==> inputs of build 41 <==
==> flow/design.v (excerpt) <==
module syntropy_core #(
    parameter DATA_WIDTH = 16,
    parameter ADDR_WIDTH = 8,
    parameter THRESHOLD_DEFAULT = 16'hE666,   
    parameter LEARNING_RATE = 16'h0019,      
    parameter MAX_ITERATIONS = 8'd10
)(
    input wire clk,
    input wire rst_n,
    input wire [DATA_WIDTH-1:0] voltage_drift,     
    input wire [DATA_WIDTH-1:0] packet_loss,       
    input wire [DATA_WIDTH-1:0] temp_variance,     
    input wire [DATA_WIDTH-1:0] phase_jitter,      
    input wire [DATA_WIDTH-1:0] threshold,         
    input wire enable_learning,                    
    input wire mesh_broadcast_en,                  
    output reg stable,                             
    output reg [DATA_WIDTH-1:0] flux_value,        
    output reg [DATA_WIDTH-1:0] correction_vector,  
    output reg [DATA_WIDTH-1:0] optimized_params,  
    output reg learning_active,                    
    output reg mesh_broadcast_req,                 
    input wire [DATA_WIDTH-1:0] mesh_flux_in,      
    input wire [DATA_WIDTH-1:0] mesh_correction_in,  
    input wire mesh_valid_in,                      
    output reg [DATA_WIDTH-1:0] mesh_flux_out,     
    output reg [DATA_WIDTH-1:0] mesh_correction_out,  
    output reg mesh_valid_out,                     
    output reg [7:0] iteration_count,              
    output reg [3:0] state,                        
    output reg error_flag                          
);
make LEC_CHECK=0 CAP_MARGIN=30 CELL_PAD_IN_SITES_DETAIL_PLACEMENT=1 CELL_PAD_IN_SITES_GLOBAL_PLACEMENT=1 CORE_MARGIN=2 CORE_UTILIZATION=36 CTS_CLUSTER_SIZE=62 GPL_ROUTABILITY_DRIVEN=1 MAX_ROUTING_LAYER=met4 SETUP_SLACK_MARGIN=-0.94 SLEW_MARGIN=20 TNS_END_PERCENT=5 finish   # period 13.0 ns
run.sh (not shown) runs the stock make flow with config.mk's settings and CLKGATE_MAP_FILE=.
==> build 31: changes against build 41 <==
- ABC_AREA: not set -> 1
- CAP_MARGIN: 30 -> 20
- CELL_PAD_IN_SITES_DETAIL_PLACEMENT: 1 -> not set
- CELL_PAD_IN_SITES_GLOBAL_PLACEMENT: 1 -> not set
- CORE_ASPECT_RATIO: not set -> 0.7
- CORE_UTILIZATION: 36 -> 72
- CTS_CLUSTER_DIAMETER: not set -> 397
- CTS_CLUSTER_SIZE: 62 -> not set
- GPL_ROUTABILITY_DRIVEN: 1 -> not set
- MAX_ROUTING_LAYER: met4 -> not set
- PLACE_DENSITY_LB_ADDON: not set -> 0.0
- SETUP_SLACK_MARGIN: -0.94 -> 3.34
- TNS_END_PERCENT: 5 -> 10
==> flow/constraint.sdc (replaced) <==
create_clock -name core_clock -period 12.1 [get_ports {clk}]
set_input_delay 2.4200 -clock core_clock [delete_from_list [all_inputs] [get_ports {clk}]]
set_output_delay 2.4200 -clock core_clock [all_outputs]
set_load 0.01 [all_outputs]
==> flow_summary.json <==
{
  "ys_sh_xor_pct": 6.35,
  "placed_cell_area_mm2": 0.0219,
  "synth_top_cell_by_count": "nand2_1",
  "chip_area_mm2": 0.0285,
  "haltStage": "5_1_grt",
  "synth_adder_area_share_pct": 27.1,
  "tool.error": "[ERROR GRT-0232] Routing congestion too high. Check the congestion heatmap in the GUI.",
  "fp-row-count": 50,
  "netlist_instances": 2472,
  "status": "stopped before the end",
  "dp.cells": 2990,
  "synthTopCellsByCount": "nand2_1, inv_1, ha_1",
  "routabilityCongestion": 0.959
}
# the run above: build 31

==> flow_summary.json <==
{
  "fp-row-count": 84,
  "cts_root_buf": "clkbuf_16",
  "routabilityCongestion": 0.836,
  "inverters_excl_clock": 238,
  "netlist_instances": 2071,
  "ys_sh_xor_pct": 7.88,
  "synth_adder_area_share_pct": 27.8,
  "chip_area_mm2": 0.0549,
  "first_global_vias": 16400,
  "clk_path_buf_depth": 3,
  "status": "complete, no violations",
  "ff2ff_setup_slack_ns": 0.50,
  "placed_cell_area_mm2": 0.0219,
  "synthTopCellsByCount": "ha_1, inv_1, nand2_1"
}
# the run above: build 41


* * *

==> run a: inputs <==
==> flow/design.v <==
`timescale 1ns / 1ps
module syntropy_core #(
    parameter DATA_WIDTH = 16,
    parameter ADDR_WIDTH = 8,
    parameter THRESHOLD_DEFAULT = 16'hE666,   
    parameter LEARNING_RATE = 16'h0019,      
    parameter MAX_ITERATIONS = 8'd10
)(
    input wire clk,
    input wire rst_n,
    input wire [DATA_WIDTH-1:0] voltage_drift,     
    input wire [DATA_WIDTH-1:0] packet_loss,       
    input wire [DATA_WIDTH-1:0] temp_variance,     
    input wire [DATA_WIDTH-1:0] phase_jitter,      
    input wire [DATA_WIDTH-1:0] threshold,         
    input wire enable_learning,                    
    input wire mesh_broadcast_en,                  
    output reg stable,                             
    output reg [DATA_WIDTH-1:0] flux_value,        
    output reg [DATA_WIDTH-1:0] correction_vector,  
    output reg [DATA_WIDTH-1:0] optimized_params,  
    output reg learning_active,                    
    output reg mesh_broadcast_req,                 
    input wire [DATA_WIDTH-1:0] mesh_flux_in,      
    input wire [DATA_WIDTH-1:0] mesh_correction_in,  
    input wire mesh_valid_in,                      
    output reg [DATA_WIDTH-1:0] mesh_flux_out,     
    output reg [DATA_WIDTH-1:0] mesh_correction_out,  
    output reg mesh_valid_out,                     
    output reg [7:0] iteration_count,              
    output reg [3:0] state,                        
    output reg error_flag                          
);
    localparam IDLE = 4'd0;
    localparam EVALUATE = 4'd1;
    localparam LEARN = 4'd2;
    localparam CORRECT = 4'd3;
    localparam BROADCAST = 4'd4;
    localparam ERROR = 4'd5;
    reg [DATA_WIDTH-1:0] flux_reg;
    reg [DATA_WIDTH-1:0] threshold_reg;
    reg [DATA_WIDTH-1:0] metrics [0:3];   
    reg [DATA_WIDTH-1:0] gradients [0:3];  
    reg [DATA_WIDTH-1:0] params [0:3];    
    reg [7:0] iter_count;
    reg [3:0] current_state;
    reg learning_en;
    reg mesh_en;
    wire [DATA_WIDTH-1:0] flux_calc;
    wire signed [22:0] gradient_calc [0:3];
    wire signed [31:0] scaled_step [0:3];
    wire [DATA_WIDTH-1:0] param_update [0:3];
    wire signed [17:0] flux_error;
    localparam signed [31:0] LEARNING_RATE_S = LEARNING_RATE;
    wire overflow_flag;
    assign flux_calc = 16'h0100 - (voltage_drift + packet_loss + 
                                   (temp_variance >> 8) + phase_jitter);
    assign flux_error = $signed({2'b00, threshold_reg}) - $signed({2'b00, flux_reg});
    assign gradient_calc[0] = -2 * flux_error;  
    assign gradient_calc[1] = -2 * flux_error;  
    assign gradient_calc[2] = (-2 * flux_error) >>> 8;  
    assign gradient_calc[3] = -2 * flux_error;  
    assign scaled_step[0] = (LEARNING_RATE_S * gradient_calc[0]) >>> 8;
    assign scaled_step[1] = (LEARNING_RATE_S * gradient_calc[1]) >>> 8;
    assign scaled_step[2] = (LEARNING_RATE_S * gradient_calc[2]) >>> 8;
    assign scaled_step[3] = (LEARNING_RATE_S * gradient_calc[3]) >>> 8;
    assign param_update[0] = params[0] - scaled_step[0][DATA_WIDTH-1:0];
    assign param_update[1] = params[1] - scaled_step[1][DATA_WIDTH-1:0];
    assign param_update[2] = params[2] - scaled_step[2][DATA_WIDTH-1:0];
    assign param_update[3] = params[3] - scaled_step[3][DATA_WIDTH-1:0];
    assign overflow_flag = (flux_calc[15] == 1'b1) || 
                          (param_update[0][15] == 1'b1) ||
                          (param_update[1][15] == 1'b1) ||
                          (param_update[2][15] == 1'b1) ||
                          (param_update[3][15] == 1'b1);
    always @(posedge clk or negedge rst_n) begin
        if (!rst_n) begin
            stable <= 1'b0;
            flux_value <= 16'h0000;
            correction_vector <= 16'h0000;
            optimized_params <= 16'h0000;
            learning_active <= 1'b0;
            mesh_broadcast_req <= 1'b0;
            mesh_flux_out <= 16'h0000;
            mesh_correction_out <= 16'h0000;
            mesh_valid_out <= 1'b0;
            iteration_count <= 8'd0;
            state <= IDLE;
            error_flag <= 1'b0;
            params[0] <= 16'h0000;  
            params[1] <= 16'h0000;  
            params[2] <= 16'h0000;  
            params[3] <= 16'h0000;  
            threshold_reg <= THRESHOLD_DEFAULT;
            flux_reg <= 16'h0000;
            current_state <= IDLE;
            learning_en <= 1'b0;
            mesh_en <= 1'b0;
            iter_count <= 8'd0;
        end else begin
            threshold_reg <= threshold;
            learning_en <= enable_learning;
            mesh_en <= mesh_broadcast_en;
            metrics[0] <= voltage_drift;
            metrics[1] <= packet_loss;
            metrics[2] <= temp_variance;
            metrics[3] <= phase_jitter;
            case (current_state)
                IDLE: begin
                    stable <= 1'b0;
                    learning_active <= 1'b0;
                    mesh_broadcast_req <= 1'b0;
                    mesh_valid_out <= 1'b0;
                    error_flag <= 1'b0;
                    iter_count <= 8'd0;
                    if (overflow_flag) begin
                        current_state <= ERROR;
                    end else begin
                        current_state <= EVALUATE;
                    end
                end
                EVALUATE: begin
                    flux_reg <= flux_calc;
                    flux_value <= flux_calc;
                    if (flux_calc >= threshold_reg) begin
                        stable <= 1'b1;
                        correction_vector <= 16'h0000;
                        current_state <= IDLE;
                    end else begin
                        stable <= 1'b0;
                        correction_vector <= threshold_reg - flux_calc;
                        if (learning_en) begin
                            current_state <= LEARN;
                        end else begin
                            current_state <= CORRECT;
                        end
                    end
                end
                LEARN: begin
                    learning_active <= 1'b1;
                    if (iter_count < MAX_ITERATIONS) begin
                        gradients[0] <= gradient_calc[0];
                        gradients[1] <= gradient_calc[1];
                        gradients[2] <= gradient_calc[2];
                        gradients[3] <= gradient_calc[3];
                        params[0] <= param_update[0];
                        params[1] <= param_update[1];
                        params[2] <= param_update[2];
                        params[3] <= param_update[3];
                        iter_count <= iter_count + 1;
                        iteration_count <= iter_count + 1;
                        flux_reg <= 16'h0100 - (param_update[0] + param_update[1] + 
                                               (param_update[2] >> 8) + param_update[3]);
                    end else begin
                        learning_active <= 1'b0;
                        optimized_params <= params[0] + params[1] + params[2] + params[3];
                        current_state <= CORRECT;
                    end
                end
                CORRECT: begin
                    if (mesh_en && mesh_valid_in) begin
                        correction_vector <= mesh_correction_in;
                    end
                    current_state <= BROADCAST;
                end
                BROADCAST: begin
                    mesh_flux_out <= flux_reg;
                    mesh_correction_out <= correction_vector;
                    mesh_valid_out <= 1'b1;
                    mesh_broadcast_req <= 1'b1;
                    current_state <= IDLE;
                end
                ERROR: begin
                    error_flag <= 1'b1;
                    stable <= 1'b0;
                    learning_active <= 1'b0;
                    mesh_broadcast_req <= 1'b0;
                    mesh_valid_out <= 1'b0;
                end
                default: begin
                    current_state <= IDLE;
                end
            endcase
            state <= current_state;
        end
    end
    always @(posedge clk) begin
        if (mesh_valid_in && mesh_en) begin
        end
    end
endmodule
==> flow/run.sh <==
#!/bin/bash
# the make line also repeats each setting of config.mk as NAME=value (left out here)
make -C /OpenROAD-flow-scripts/flow DESIGN_CONFIG=/design/flow/config.mk WORK_HOME=/design/flow/orfs CLKGATE_MAP_FILE= finish
==> flow/config.mk <==
export PLATFORM = sky130hd
export DESIGN_NAME = syntropy_core
export DESIGN_NICKNAME = syntropy_core
export VERILOG_FILES = /design/flow/design.v
export SDC_FILE = /design/flow/constraint.sdc
export NUM_CORES = 4
export LEC_CHECK = 0
export ABC_AREA = 1
export CAP_MARGIN = 20
export CORE_ASPECT_RATIO = 0.7
export CORE_MARGIN = 2
export CORE_UTILIZATION = 72
export CTS_CLUSTER_DIAMETER = 397
export CTS_CLUSTER_SIZE = 95
export PLACE_DENSITY_LB_ADDON = 0.0
export SETUP_SLACK_MARGIN = 3.34
export SLEW_MARGIN = 20
export TNS_END_PERCENT = 10
==> flow/constraint.sdc <==
create_clock -name core_clock -period 10.9 [get_ports {clk}]
set_input_delay 2.1800 -clock core_clock [delete_from_list [all_inputs] [get_ports {clk}]]
set_output_delay 2.1800 -clock core_clock [all_outputs]
set_load 0.01 [all_outputs]
==> run b (differences from run a) <==
==> flow/config.mk (replaced) <==
export PLATFORM = sky130hd
export DESIGN_NAME = syntropy_core
export DESIGN_NICKNAME = syntropy_core
export VERILOG_FILES = /design/flow/design.v
export SDC_FILE = /design/flow/constraint.sdc
export NUM_CORES = 4
export LEC_CHECK = 0
export CAP_MARGIN = 20
export CORE_MARGIN = 2
export CORE_UTILIZATION = 55
export CTS_CLUSTER_SIZE = 93
export SETUP_SLACK_MARGIN = -0.78
export SLEW_MARGIN = 20
==> flow/constraint.sdc (replaced) <==
create_clock -name core_clock -period 8.61 [get_ports {clk}]
set_input_delay 1.7220 -clock core_clock [delete_from_list [all_inputs] [get_ports {clk}]]
set_output_delay 1.7220 -clock core_clock [all_outputs]
set_load 0.01 [all_outputs]
==> run c (differences from run a) <==
==> flow/config.mk (replaced) <==
export PLATFORM = sky130hd
export DESIGN_NAME = syntropy_core
export DESIGN_NICKNAME = syntropy_core
export VERILOG_FILES = /design/flow/design.v
export SDC_FILE = /design/flow/constraint.sdc
export NUM_CORES = 4
export LEC_CHECK = 0
export CAP_MARGIN = 20
export CORE_MARGIN = 2
export CORE_UTILIZATION = 55
export SETUP_SLACK_MARGIN = 2.25
export SLEW_MARGIN = 20
==> flow/constraint.sdc (replaced) <==
create_clock -name core_clock -period 8.61 [get_ports {clk}]
set_input_delay 1.7220 -clock core_clock [delete_from_list [all_inputs] [get_ports {clk}]]
set_output_delay 1.7220 -clock core_clock [all_outputs]
set_load 0.01 [all_outputs]
==> run d (differences from run a) <==
==> flow/config.mk (replaced) <==
export PLATFORM = sky130hd
export DESIGN_NAME = syntropy_core
export DESIGN_NICKNAME = syntropy_core
export VERILOG_FILES = /design/flow/design.v
export SDC_FILE = /design/flow/constraint.sdc
export NUM_CORES = 4
export LEC_CHECK = 0
export CAP_MARGIN = 20
export CORE_MARGIN = 2
export CORE_UTILIZATION = 40
export SLEW_MARGIN = 20
==> flow/constraint.sdc (replaced) <==
create_clock -name core_clock -period 12.4 [get_ports {clk}]
set_input_delay 2.4800 -clock core_clock [delete_from_list [all_inputs] [get_ports {clk}]]
set_output_delay 2.4800 -clock core_clock [all_outputs]
set_load 0.01 [all_outputs]
==> results <==
quantity                                                                              run c                            run d                      run a                       run b
Post-Place Cells                                                                      3,023                            2,872                      2,992                       3,044
Crit Path Max Fanout                                                                      5                                6                          -                           3
Worst setup slack for register-to-register paths                                   -1850 ps                           780 ps                          -                    -1820 ps
End of the worst hold path                                  optimized_params[5]$_DFFE_PN0P_  optimized_params[9]$_DFFE_PN0P_                          -  flux_value[14]$_DFFE_PN0P_
Kind of end point of the critical path                                                 flop                             flop                          -                        flop
Initial cell density of the core                                                      55.6%                            40.2%                      73.3%                       55.6%
Crit path buffers/inverters                                                               6                                5                          -                           2
Routed vias                                                                          17,700                           15,000                          -                      16,900
Clock tree from TritonCTS                                                              done                             done                          -                        done
Antenna diodes                                                                            1                                1                          -                           1
Run status                                                                  failed layout checks              finished clean  aborted with a tool error             failed layout checks
Failing step                                                                              -                                -   global routing (5_1_grt)                           -
Layout check failures                                                          setup timing                                -                          -                setup timing
Tcrit/Tclk final                                                                       121%                            93.7%                          -                        121%
Number of hold-slack violations in the final timing report                                0                                0                          -                           0
Path type of the worst min-delay path                                            reg -> reg                       reg -> reg                          -                  reg -> reg
